==> flow/design.v (excerpt) <==
module top_coldstorage(
  input         clk,           
  input         rst_n,         
  output        led_fan,       
  output        led_hum,       
  input         sda_lcd_in,
  output        sda_lcd_oe,
  output        scl_lcd,
  input         rx,
  output        tx
);
Size in the first run: about 0.027 sq mm of cells after synthesis.
Settings: LEC_CHECK=0, ABC_AREA=1, CAP_MARGIN=20, CORE_MARGIN=9, CORE_UTILIZATION=40, CTS_CLUSTER_DIAMETER=190, SLEW_MARGIN=20; clock period 10.0 ns.
run.sh (not shown) runs the stock make flow with config.mk's settings and CLKGATE_MAP_FILE=.
The baseline went through all stages and came out clean.
Next try:
CORE_MARGIN = 2   (was 9)
CORE_UTILIZATION = 70   (was 40)
CTS_CLUSTER_DIAMETER = not set   (was 190)
CTS_CLUSTER_SIZE = 74   (was not set)
clock period = 5.12 ns   (was 10.0 ns; I/O delays follow)
The changed run completed without violations. First-iteration DRC count rises by 24%. Sequential cell count is unchanged. Utilization rises by 33 points. Maximum frequency falls by 1.9%. Synthesized area is unchanged. Wire length rises by 6.5%. Cell area falls by 1.9%. Clock power rises by 84%. Synthesized cell count does not change.
Next try:
CORE_UTILIZATION = 72   (was 70)
CTS_CLUSTER_SIZE = not set   (was 74)
PLACE_DENSITY = 0.64   (was not set)
SETUP_SLACK_MARGIN = -0.22   (was not set)
clock period = 3.0 ns   (was 5.12 ns; I/O delays follow)
After rerunning: Now the flow produced a layout that fails on negative setup slack; clock skew goes up by 0.011 ns; routed wire length goes up by 32%; first-iteration DRC count goes up by 63%; die area goes down by 2.7%; synthesized cell count stays the same; final cell count goes up by 4.5%; area after synthesis does not change; cell area goes up by 9.1%; combinational power goes up by 86%; fmax is about the same; sequential share of layout area goes down by 3.8 points.
Next try:
CTS_CLUSTER_SIZE = 47   (was not set)
PLACE_DENSITY = not set   (was 0.64)
PLACE_DENSITY_LB_ADDON = 0.09   (was not set)
SETUP_SLACK_MARGIN = 0.78   (was -0.22)
clock period = 3.08 ns   (was 3.0 ns; I/O delays follow)
What happened:
- The new run stopped in 5_1_grt, error GRT-0232
- synthesized area does not change
- synthesized cell count is unchanged
- die size does not change

* * *

Starting RTL as in the previous note.
Settings: LEC_CHECK=0, ABC_AREA=0, CAP_MARGIN=20, CORE_ASPECT_RATIO=0.73, CORE_MARGIN=8, CORE_UTILIZATION=48, CTS_CLUSTER_DIAMETER=216, GPL_ROUTABILITY_DRIVEN=1, GPL_TIMING_DRIVEN=1, PLACE_DENSITY=0.67, SETUP_SLACK_MARGIN=0.81, SLEW_MARGIN=20; clock period 4.26 ns.
The first run produced a clean layout.
Change:
- ABC_AREA: 0 -> 1
- SETUP_SLACK_MARGIN: 0.81 -> -0.26
- clock period: 4.26 -> 3.68 ns (I/O delays scaled with it)
What happened: The new run completed and failed the layout checks on setup timing. Synthesized area shrinks by about 1%. Global-route usage increases by 0.11 points. Total power is higher by about 35%. First-iteration DRC count is lower by about 4%. Fmax goes up by 6.8%. Via count climbs by about 1.8%. Clock power goes up by 20%. Final area goes down by about 1.7%. Worst hold slack got worse by 0.069 ns. Sequential share of layout area increases by 0.74 points. Worst setup slack gets worse by 0.31 ns.
Change:
- CORE_MARGIN: 8 -> 2
- CORE_UTILIZATION: 48 -> 72
- PLACE_DENSITY: 0.67 -> 0.57
- SETUP_SLACK_MARGIN: -0.26 -> -0.22
- clock period: 3.68 -> 3.66 ns (I/O delays scaled with it)
The changed run produced a layout that fails on setup timing.
Wire length rose by roughly a tenth.
Clock skew increases by 0.0042 ns.
Setup slack got worse by 0.26 ns.
Combinational power grows by a few percent.
First-iteration DRC count went up by well over a third.
Cell count fell by a few percent.
Non-clock buffer count goes up by 8.
Cell area goes down slightly.
Via count grows by a little under a tenth.
Change:
- ABC_AREA: 1 -> not set
- CORE_ASPECT_RATIO: 0.73 -> not set
- CORE_UTILIZATION: 72 -> 70
- CTS_CLUSTER_DIAMETER: 216 -> not set
- GPL_ROUTABILITY_DRIVEN: 1 -> not set
- GPL_TIMING_DRIVEN: 1 -> not set
- PLACE_DENSITY: 0.57 -> not set
- SETUP_SLACK_MARGIN: -0.22 -> not set
- clock period: 3.66 -> 6.72 ns (I/O delays scaled with it)
After rerunning: This time the run finished clean; sequential cell count is unchanged; wire length decreases by 11%; worst setup slack gains 1.8 ns.
Change:
- CORE_UTILIZATION: 70 -> 53
- clock period: 6.72 -> 5.41 ns (I/O delays scaled with it)
What happened: The changed run completed without violations; worst setup slack is worse by 0.92 ns; non-clock buffer count rises by 9; via count came out lower by 2.8%.

* * *

top_coldstorage again, from the RTL that the note above started with.
clock: 3.94 ns
lec_check: 0
abc_area: 1
cap_margin: 20
core_aspect_ratio: 0.73
core_margin: 2
core_utilization: 72
cts_cluster_diameter: 216
gpl_routability_driven: 1
gpl_timing_driven: 1
place_density: 0.4
setup_slack_margin: 0.95
slew_margin: 20
The first run completed and failed the layout checks on negative setup slack.
Change:
==> flow/config.mk (replaced) <==
export PLATFORM = sky130hd
export DESIGN_NAME = top_coldstorage
export DESIGN_NICKNAME = top_coldstorage
export VERILOG_FILES = /design/flow/design.v
export SDC_FILE = /design/flow/constraint.sdc
export NUM_CORES = 4
export LEC_CHECK = 0
export CAP_MARGIN = 20
export CORE_MARGIN = 2
export CORE_UTILIZATION = 40
export SLEW_MARGIN = 20
==> flow/constraint.sdc (replaced) <==
create_clock -name core_clock -period 10.0 [get_ports {clk}]
set_input_delay 2.0000 -clock core_clock [delete_from_list [all_inputs] [get_ports {clk}]]
set_output_delay 2.0000 -clock core_clock [all_outputs]
set_load 0.01 [all_outputs]
This time the run completed with no timing, DRC or antenna violations.
Final cell count falls by 3.0%.
Worst setup slack improved by 5.4 ns.
Clock power goes down by 58%.
Final area decreases by 5.5%.
Change:
--- a/flow/config.mk
+++ b/flow/config.mk
@@ -8,4 +8,6 @@
 export CAP_MARGIN = 20
 export CORE_MARGIN = 2
-export CORE_UTILIZATION = 40
+export CORE_UTILIZATION = 72
+export PLACE_DENSITY = 0.65
+export SETUP_SLACK_MARGIN = 1.25
 export SLEW_MARGIN = 20
==> flow/constraint.sdc (replaced) <==
create_clock -name core_clock -period 6.76 [get_ports {clk}]
set_input_delay 1.3520 -clock core_clock [delete_from_list [all_inputs] [get_ports {clk}]]
set_output_delay 1.3520 -clock core_clock [all_outputs]
set_load 0.01 [all_outputs]
The changed run ran to the end with no violations. Critical path depth is unchanged. Design area decreases by 2.2%. Sequential cell count is unchanged. Cell count decreases by 9.9%. Fmax increases by 2.5%. Hold slack improved by 0.0040 ns. Power increases by 41%.
Change:
--- a/flow/config.mk
+++ b/flow/config.mk
@@ -8,6 +8,4 @@
 export CAP_MARGIN = 20
 export CORE_MARGIN = 2
-export CORE_UTILIZATION = 72
-export PLACE_DENSITY = 0.65
-export SETUP_SLACK_MARGIN = 1.25
+export CORE_UTILIZATION = 40
 export SLEW_MARGIN = 20
==> flow/constraint.sdc (replaced) <==
create_clock -name core_clock -period 5.41 [get_ports {clk}]
set_input_delay 1.0820 -clock core_clock [delete_from_list [all_inputs] [get_ports {clk}]]
set_output_delay 1.0820 -clock core_clock [all_outputs]
set_load 0.01 [all_outputs]
The new run ran to the end with no violations.
First-iteration DRC count fell by 27%.
Via count goes down by 4.3%.
Final area goes up by 2.2%.
Power rises by 28%.
Change:
--- a/flow/config.mk
+++ b/flow/config.mk
@@ -8,4 +8,6 @@
 export CAP_MARGIN = 20
 export CORE_MARGIN = 2
-export CORE_UTILIZATION = 40
+export CORE_UTILIZATION = 72
+export CTS_CLUSTER_DIAMETER = 27
+export SETUP_SLACK_MARGIN = 1.09
 export SLEW_MARGIN = 20
==> flow/constraint.sdc (replaced) <==
create_clock -name core_clock -period 3.66 [get_ports {clk}]
set_input_delay 0.7320 -clock core_clock [delete_from_list [all_inputs] [get_ports {clk}]]
set_output_delay 0.7320 -clock core_clock [all_outputs]
set_load 0.01 [all_outputs]
Result: With this change the flow finished but fails on negative setup slack. Cell count goes down by 1.9%. Design area goes up by 15%. Routed wire length goes up by 50%. Sequential share of layout area goes down by 5.8 points. Fmax goes up by 13%. Die area goes down by 44%. Via count goes up by 28%. First-iteration DRC count goes up by 140%. Global-route usage goes up by 26 points.

* * *

top_coldstorage again, from the RTL that the note above started with.
## top_coldstorage
module top_coldstorage(
  input         clk,           
  input         rst_n,         
  output        led_fan,       
  output        led_hum,       
  input         sda_lcd_in,
  output        sda_lcd_oe,
  output        scl_lcd,
  input         rx,
  output        tx
);
Settings: LEC_CHECK=0, ABC_AREA=1, CAP_MARGIN=0, CORE_MARGIN=2, CORE_UTILIZATION=72, CTS_CLUSTER_DIAMETER=391, CTS_CLUSTER_SIZE=13, PLACE_DENSITY_LB_ADDON=0.14, SETUP_SLACK_MARGIN=0.32, SLEW_MARGIN=20, TNS_END_PERCENT=5; clock period 3.18 ns.
The baseline completed and failed the layout checks on setup timing.
Then changed:
- CAP_MARGIN: 0 -> 10
- CTS_CLUSTER_DIAMETER: 391 -> unset
- CTS_CLUSTER_SIZE: 13 -> 74
- PLACE_DENSITY: unset -> 0.8
- PLACE_DENSITY_LB_ADDON: 0.14 -> unset
- SETUP_SLACK_MARGIN: 0.32 -> 2.12
- TNS_END_PERCENT: 5 -> unset
- clock period: 3.18 -> 8.38 ns (I/O delays scaled with it)
Outcome:
- Now the flow passed the timing, design-rule and antenna checks
- die area does not change
- worst setup slack improved by 5.0 ns
- synthesized cell count stays the same
- first-iteration DRC count drops by about a fifth
- non-clock buffer count is lower by 138
- design area is lower by a few percent
- synthesized area stays the same
- sequential cell count is unchanged
Then changed:
- CAP_MARGIN: 10 -> 20
- CORE_UTILIZATION: 72 -> 70
- PLACE_DENSITY: 0.8 -> unset
- SETUP_SLACK_MARGIN: 2.12 -> unset
- clock period: 8.38 -> 6.38 ns (I/O delays scaled with it)
Effect:
- sequential share of layout area shrinks by 0.35 points
- synthesized cell count stays the same
- via count climbs slightly
- final cell count came out higher slightly
- worst hold slack loses 0.025 ns
- final area increases slightly
- worst setup slack degrades by 2.1 ns
- power came out higher by well over a third
- synthesized area does not change
- sequential cell count does not change
- utilization falls by 1.6 points
Then changed:
- ABC_AREA: 1 -> unset
- CTS_CLUSTER_SIZE: 74 -> unset
- SETUP_SLACK_MARGIN: unset -> 1.09
- clock period: 6.38 -> 4.44 ns (I/O delays scaled with it)
After rerunning:
- The new run completed with no timing, DRC or antenna violations
- routed wire length increases by 0.69%
- sequential power went up by 31%
- non-clock buffer count climbs by 84
- die area rose by 0.94%
- via count fell by 2.8%
- sequential share of layout area fell by 1.6 points
Then changed:
- ABC_AREA: unset -> 1
- SETUP_SLACK_MARGIN: 1.09 -> -0.1
- clock period: 4.44 -> 3.0 ns (I/O delays scaled with it)
Now the flow completed and failed the layout checks on setup timing; clock power grows by 50%; final area climbs by 6.4%; non-clock buffer count increases by 149.
Then changed:
- CAP_MARGIN: 20 -> 10
- CTS_CLUSTER_SIZE: unset -> 74
- SETUP_SLACK_MARGIN: -0.1 -> 2.12
- clock period: 3.0 -> 8.38 ns (I/O delays scaled with it)
Result: The changed run went through all stages and came out clean. Worst setup slack improves by 5.8 ns. Global-route usage went down by 4.6 points. Routed wire length went down by a quarter to a third.
Power figures rest on the tool's default switching activity, not on a simulated workload.
